// caesar_cipher
module caesar_cipher (
   input            clk
  ,input            rst_n
  ,input            ptxt_valid  
  ,input            mode  
  ,input            key_shift_dir_1  
  ,input            key_shift_dir_3  
  ,input      [4:0] key_shift_num_1  
  ,input      [4:0] key_shift_num_3  
  ,input      [7:0] ptxt_char
  ,output reg [7:0] ctxt_char
  ,output reg       err_invalid_key_shift_num
  ,output reg       err_invalid_ptxt_char
  ,output reg       ctx_ready
);
Size: ~10 flip-flops, about 35 I/O pins.
Settings: LEC_CHECK=0, CAP_MARGIN=20, CORE_MARGIN=8, CORE_UTILIZATION=40, MAX_ROUTING_LAYER=met4, PLACE_DENSITY_LB_ADDON=0.1, SLEW_MARGIN=0; clock period 14.0 ns.
run.sh (not shown) runs the stock make flow with config.mk's settings and CLKGATE_MAP_FILE=.
Change:
Settings changed: ABC_AREA set to 1, CELL_PAD_IN_SITES_DETAIL_PLACEMENT set to 1, CORE_MARGIN 8 to 2, CORE_UTILIZATION 40 to 68, CTS_CLUSTER_DIAMETER set to 46, MIN_ROUTING_LAYER set to met1, PLACE_DENSITY_LB_ADDON 0.1 to unset.
Now the flow never finished: it broke off in 3_5_place_dp, error DPL-0033.
Area after synthesis shrinks by roughly a tenth.
Die area went down by well over a third.
Synthesized cell count went up by a little under a tenth.
Change:
Settings changed: ABC_AREA 1 to unset, CORE_UTILIZATION 68 to 23, CTS_CLUSTER_DIAMETER 46 to unset.
What happened:
- The new run completed without violations
- die size is higher to 3.2 times its value
- area after synthesis is higher by 12%
- synthesized cell count is lower by 8.0%
Change:
Settings changed: CELL_PAD_IN_SITES_DETAIL_PLACEMENT 1 to unset, CORE_UTILIZATION 23 to 56, CTS_CLUSTER_DIAMETER set to 103, CTS_CLUSTER_SIZE set to 100, MAX_ROUTING_LAYER met4 to unset, MIN_ROUTING_LAYER met1 to unset, PLACE_DENSITY_LB_ADDON set to 0.08, SLEW_MARGIN 0 to 20, TNS_END_PERCENT set to 10.
The new run completed with no timing, DRC or antenna violations. Final cell count came out lower by about 16%. Sequential share of layout area is about the same. Wire length came out lower by about 11%. Clock-buffer cell count is unchanged. Synthesized cell count is unchanged. Non-clock buffer count came out lower by 12. Via count came out lower by about 0.43%. Utilization came out higher by 35 points.
Change:
Settings changed: ABC_AREA set to 1, CORE_UTILIZATION 56 to 27, CTS_CLUSTER_DIAMETER 103 to 217, CTS_CLUSTER_SIZE 100 to 98, GPL_ROUTABILITY_DRIVEN set to 0.
After rerunning: Sequential share of layout area goes up by 0.14 points. Routed wire length goes down by 5.8%. Count of clock-buffer cells in the layout goes down by 1. Utilization goes down by 30 points. Flip-flop count stays the same. Worst setup slack is better by 1400 ps. Global-route usage goes down by 17 points.
Change:
Settings changed: CELL_PAD_IN_SITES_GLOBAL_PLACEMENT set to 3, CORE_UTILIZATION 27 to 45, CTS_CLUSTER_DIAMETER 217 to 295, CTS_CLUSTER_SIZE 98 to 100.
After rerunning: Now the flow failed in 3_1_place_gp_skip_io. Area after synthesis is unchanged. Die size came out lower by 39%. Synthesized cell count does not change.

---

## run A
Starting RTL as in the previous note.
clock: 3.91 ns
lec_check: 0
abc_area: 1
cap_margin: 20
core_margin: 2
core_utilization: 72
cts_cluster_diameter: 97
cts_cluster_size: 35
place_density_lb_addon: 0.14
slew_margin: 20
Run A did not finish; a tool error ended it in detailed placement (3_5_place_dp).
What run B does differently from run A at the input level:
- CORE_UTILIZATION now 70, was 72
- MAX_ROUTING_LAYER now met4, previously not set
- CTS_CLUSTER_SIZE no longer set, was 35
- CTS_CLUSTER_DIAMETER no longer set, was 97
- ABC_AREA no longer set, was 1
- PLACE_DENSITY_LB_ADDON no longer set, was 0.14
- the clock period (ns, I/O delays scaled along) now 10.7, was 3.91
==> comparison <==
- Run B did not finish; the tool stopped in global routing (5_1_grt) with error GRT-0232.
- The post-synthesis area per instance in run A is 0.818 times that in run B.
- Die area (run B over run A): increase, 15%
- Run B falls short of run A in synthesized area.
- The final reports for run B and run A show synthesized netlist net count lower in the former.
- From run B to run A, tally of buffers added on design ports did not move at all.
- In run B relative to run A, summed standard-cell area reported by yosys had gone up by more than 10%.
- Cmp run B vs run A: sequential-to-total area share from yosys stat lower in run B
- On row count: run B sits above run A.
- Higher number of cells produced by synthesis among run B and run A: run A
- The number of synthesized flops with an enable pin on run B is in line with that on run A.
> inputs changed (run B -> run C)
- swapping 70 for 40 in CORE_UTILIZATION
- clearing MAX_ROUTING_LAYER, which used to be met4
- swapping 10.7 for 14.0 in the clock period (ns, I/O delays scaled along)
### Flow results
- Going from run B to run C, cell area after technology mapping level; half-perimeter wire length after placement has decreased; core area rose by 77%; total die area grew by about 70%; total cell area at the placement stage decreased by 0.0022 mm² relative to the old numbers.
- The flow did not stop early for run C: all stages ran, and the layout cleared the timing, design-rule and antenna checks.

---

Setup of exp/xenon:
Starting RTL as in the previous note.
make LEC_CHECK=0 CAP_MARGIN=20 CORE_MARGIN=2 CORE_UTILIZATION=68 CTS_CLUSTER_DIAMETER=44 SETUP_SLACK_MARGIN=-0.91 SLEW_MARGIN=20 finish   # period 10.4 ns
Completing all stages was not enough for exp/xenon: its layout failed the final checks because of setup timing.
For exp/umber, these inputs were changed with respect to exp/xenon:
Settings: setting MAX_ROUTING_LAYER to met4 for the first time; removing CTS_CLUSTER_DIAMETER (formerly 44); removing SETUP_SLACK_MARGIN (formerly -0.91); changing the clock period (ns, I/O delays scaled along) from 10.4 to 10.6.
[summary]
exp/umber | ERROR | global routing (5_1_grt). As far as complex-gate fraction of the synthesized area goes, exp/umber and exp/xenon are indistinguishable; the numbers are identical. Comparing exp/umber against exp/xenon, there is no change at all in cell count listed in synth_stat.txt. The number of enable flip-flop cells of exp/xenon and that of exp/umber are within noise of each other. exp/xenon → exp/umber: cell area reported after detailed placement went down; number of distinct standard cells referenced by the synthesized netlist ~0 delta. Compared with exp/xenon, in exp/umber number of instances in the synthesized netlist held; buffer count from post-CTS setup fixing went up 23; total of buffers placed on input and output ports held; area figure in the yosys stat output held.
Edits applied to the flow inputs when going from exp/umber to exp/lagoon:
Settings: an added CTS_CLUSTER_DIAMETER of 105; a change of CORE_UTILIZATION from 68 to 72; a change of the clock period (ns, I/O delays scaled along) from 10.6 to 10.9.
## What came out
Across both runs, post-place instance area was lower for exp/lagoon than for exp/umber. Compared with exp/umber, exp/lagoon shows a lower floorplan die height. exp/lagoon vs exp/umber, number of gates resized after CTS went down by 44. The log for exp/lagoon ends in global routing (5_1_grt) with error GRT-0232, so the run never completed. From exp/lagoon to exp/umber, area fraction in compound gates did not move at all. The overall die area in exp/lagoon sits about 5.4% below the value recorded for exp/umber. Diff exp/umber..exp/lagoon | number of hold buffers added after cts | unchanged. On exp/lagoon: starting density of the core is 3.3 points higher than what exp/umber gave.
--- input diff exp/lagoon..exp/yarrow ---
Settings: CTS_CLUSTER_DIAMETER: 105 -> unset; CORE_UTILIZATION: 72 -> 65; MAX_ROUTING_LAYER: met4 -> unset.
- exp/yarrow: all stages done; final checks FAILED (setup timing).
- The number of cells in the design after placement in exp/yarrow was higher than what exp/lagoon gave.
- Chip area in the Yosys report delta (exp/yarrow -> exp/lagoon): insignificant
- exp/lagoon -> exp/yarrow: number of standard-cell rows in the floorplan increased by a few percent
- Number of distinct library cells after synthesis delta (exp/yarrow -> exp/lagoon): insignificant
- On post-synth tally of flip-flops with integrated enable, exp/yarrow tracks exp/lagoon almost exactly.
- Sort exp/yarrow and exp/lagoon by post-CTS resize count, ascending, and exp/lagoon comes first.
- Detailed-placement wirelength estimate (exp/yarrow over exp/lagoon): increase, 390 um
- In the metrics for exp/yarrow and exp/lagoon, the one carrying the lower die size is exp/lagoon.

---

amber:
Starting RTL as in the previous note.
clock: 7.56 ns
lec_check: 0
abc_area: 1
cap_margin: 20
core_margin: 2
core_utilization: 67
cts_cluster_diameter: 357
cts_cluster_size: 95
place_density: 0.35
slew_margin: 20
tns_end_percent: 10
The flow ended early for amber: it failed with a tool error in clock tree synthesis.
[inputs] cedar vs amber
Settings: TNS_END_PERCENT removed (was 10); PLACE_DENSITY removed (was 0.35); CTS_CLUSTER_SIZE removed (was 95); ABC_AREA removed (was 1); CORE_UTILIZATION changed from 67 to 70; MAX_ROUTING_LAYER newly set to met4; CTS_CLUSTER_DIAMETER removed (was 357); the clock period (ns, I/O delays scaled along) changed from 7.56 to 10.8.
- What ended cedar was a tool error in global routing; the run never finished.
- Relative to amber, synthesized area divided by synthesized cell count increased by about 22% in cedar.
- Re synthesized area: cedar is 12% up on amber.
- Synthesized-area fraction occupied by adder cells is higher on amber
- Of amber and cedar, the run reporting the lower die extent in y was amber.
Modified inputs, garnet compared to cedar
Settings: CAP_MARGIN now 15, was 20; CELL_PAD_IN_SITES_GLOBAL_PLACEMENT now 0, previously not set; CELL_PAD_IN_SITES_DETAIL_PLACEMENT now 0, previously not set; TNS_END_PERCENT now 65, previously not set; MAX_ROUTING_LAYER no longer set, was met4; CTS_CLUSTER_DIAMETER now 389, previously not set; PLACE_DENSITY_LB_ADDON now 0.1, previously not set; CORE_UTILIZATION now 63, was 70; GPL_TIMING_DRIVEN now 1, previously not set; MIN_ROUTING_LAYER now met1, previously not set.
Notes after the runs:
garnet | ERROR | global routing. The final reports for garnet and cedar show detailed placement HPWL higher in the former. What cedar reported for number of standard-cell rows in the floorplan has to be multiplied by 1.06 to get the figure for garnet. garnet against cedar: die size increased by 11% relative to the old numbers; standard cell core area now larger; weighted congestion at the end of routability-driven global placement dropped 5.4%. Reported for cedar and garnet, summed standard-cell area reported by yosys turned out identical to the last digit. Between cedar and garnet, post-CTS setup buffer count increased.

---

== juniper ==
Starting RTL as in the previous note.
Design caesar_cipher, start of the top module:
module caesar_cipher (
   input            clk
  ,input            rst_n
  ,input            ptxt_valid  
  ,input            mode  
  ,input            key_shift_dir_1  
  ,input            key_shift_dir_3  
  ,input      [4:0] key_shift_num_1  
  ,input      [4:0] key_shift_num_3  
  ,input      [7:0] ptxt_char
  ,output reg [7:0] ctxt_char
  ,output reg       err_invalid_key_shift_num
  ,output reg       err_invalid_ptxt_char
  ,output reg       ctx_ready
);
  localparam NUL_CHAR = 8'h00;
  localparam UPPERCASE_A_CHAR = 8'h41;
  localparam UPPERCASE_Z_CHAR = 8'h5A;
  localparam LOWERCASE_A_CHAR = 8'h61;
  localparam LOWERCASE_Z_CHAR = 8'h7A;
  wire       ptxt_char_is_uppercase_letter;
  wire       ptxt_char_is_lowercase_letter;
  wire       ptxt_char_is_letter;
  wire	     err_invalid_key_shift_num_wire;
  wire 	     err_invalid_ptxt_char_wire;
  wire  [4:0] key_shift_num_x;  
  reg  [7:0] sub_letter;
  assign err_invalid_key_shift_num_wire = key_shift_num_1 > 26 || key_shift_num_3 > 26 || key_shift_num_1==key_shift_num_3;
  assign ptxt_char_is_uppercase_letter = (ptxt_char >= UPPERCASE_A_CHAR) &&
                                         (ptxt_char <= UPPERCASE_Z_CHAR);
  assign ptxt_char_is_lowercase_letter = (ptxt_char >= LOWERCASE_A_CHAR) &&
                                         (ptxt_char <= LOWERCASE_Z_CHAR);
  assign ptxt_char_is_letter = ptxt_char_is_uppercase_letter ||
                               ptxt_char_is_lowercase_letter;
  ...
clock: 9.58 ns
lec_check: 0
cap_margin: 25
cell_pad_in_sites_global_placement: 3
core_aspect_ratio: 1.14
core_margin: 3
core_utilization: 40
cts_cluster_diameter: 339
gpl_timing_driven: 1
max_routing_layer: met5
place_density_lb_addon: 0.1
slew_margin: 0
Ran to the end and failed final checks on negative setup slack: juniper.
For raven, these inputs were changed with respect to juniper:
# juniper
export LEC_CHECK = 0
export CAP_MARGIN = 25
export CELL_PAD_IN_SITES_GLOBAL_PLACEMENT = 3
export CORE_ASPECT_RATIO = 1.14
export CORE_MARGIN = 3
export CORE_UTILIZATION = 40
export CTS_CLUSTER_DIAMETER = 339
export GPL_TIMING_DRIVEN = 1
export MAX_ROUTING_LAYER = met5
export PLACE_DENSITY_LB_ADDON = 0.1
export SLEW_MARGIN = 0
create_clock -name core_clock -period 9.58 [get_ports {clk}]
# raven
export LEC_CHECK = 0
export CAP_MARGIN = 20
export CORE_MARGIN = 2
export CORE_UTILIZATION = 40
export PLACE_DENSITY_LB_ADDON = 0.1
export SLEW_MARGIN = 40
create_clock -name core_clock -period 14.0 [get_ports {clk}]
raven: all stages complete, timing, DRC and antenna checks passed
In the tables for juniper and raven, final net count reads lower with raven.
Summary — cell area, raven relative to juniper: lower, by 0.0062 mm².
Looking at number of cells after detailed placement across juniper and raven, the one that comes out lower is raven.
raven against juniper; wire length on met1 is down by a few percent.
Wire: raven routes less than juniper
In the flow results for juniper and raven, the delay of the slowest cell on the worst path is smaller on juniper.
Relative to raven, the following input files were edited for harbor:
# raven
export LEC_CHECK = 0
export CAP_MARGIN = 20
export CORE_MARGIN = 2
export CORE_UTILIZATION = 40
export PLACE_DENSITY_LB_ADDON = 0.1
export SLEW_MARGIN = 40
create_clock -name core_clock -period 14.0 [get_ports {clk}]
# harbor
export LEC_CHECK = 0
export ABC_AREA = 0
export CAP_MARGIN = 20
export CELL_PAD_IN_SITES_DETAIL_PLACEMENT = 1
export CORE_ASPECT_RATIO = 1.15
export CORE_MARGIN = 2
export CORE_UTILIZATION = 68
export CTS_CLUSTER_DIAMETER = 46
export CTS_CLUSTER_SIZE = 97
export GPL_ROUTABILITY_DRIVEN = 1
export GPL_TIMING_DRIVEN = 0
export MAX_ROUTING_LAYER = met4
export MIN_ROUTING_LAYER = met2
export SLEW_MARGIN = 35
create_clock -name core_clock -period 14.0 [get_ports {clk}]
Of raven and harbor, just one finished clean: raven.
The log for harbor ends in detailed placement with error DPL-0033, so the run never completed.
Die width (higher): raven
Delta (harbor minus raven): starting utilization of the core area went up 29 points, cell area after synthesis held, die size went down about 40%.
For fjord, these inputs were changed with respect to harbor:
# harbor
export LEC_CHECK = 0
export ABC_AREA = 0
export CAP_MARGIN = 20
export CELL_PAD_IN_SITES_DETAIL_PLACEMENT = 1
export CORE_ASPECT_RATIO = 1.15
export CORE_MARGIN = 2
export CORE_UTILIZATION = 68
export CTS_CLUSTER_DIAMETER = 46
export CTS_CLUSTER_SIZE = 97
export GPL_ROUTABILITY_DRIVEN = 1
export GPL_TIMING_DRIVEN = 0
export MAX_ROUTING_LAYER = met4
export MIN_ROUTING_LAYER = met2
export SLEW_MARGIN = 35
create_clock -name core_clock -period 14.0 [get_ports {clk}]
# fjord
export LEC_CHECK = 0
export ABC_AREA = 1
export CAP_MARGIN = 20
export CORE_ASPECT_RATIO = 0.5
export CORE_MARGIN = 2
export CORE_UTILIZATION = 45
export CTS_CLUSTER_DIAMETER = 226
export CTS_CLUSTER_SIZE = 100
export GPL_ROUTABILITY_DRIVEN = 0
export PLACE_DENSITY_LB_ADDON = 0.08
export SLEW_MARGIN = 20
export TNS_END_PERCENT = 10
create_clock -name core_clock -period 14.0 [get_ports {clk}]
## What came out
- fjord closes out successfully: all stages finished, all timing, DRC and antenna checks passed.
- The final reports for fjord and harbor show area fraction in compound gates lower in the former.
- When fjord is set beside harbor, its adder-cell area share of the yosys netlist turns out to be 1.8 points larger.
- NOTE chip area in the Yosys report harbor->fjord decreased by more than 10%
- For the synthesized area per cell, fjord came in about 18% lower than harbor did.
- fjord: sequential fraction of the synthesis area 0.20 points above harbor
- Looking at placement row count across fjord and harbor, the one that comes out lower is fjord.
- Compared with harbor, fjord shows a total core area that is about 34% higher.
- When the final numbers for fjord and harbor were put side by side, the die size turned out to be greater in fjord.
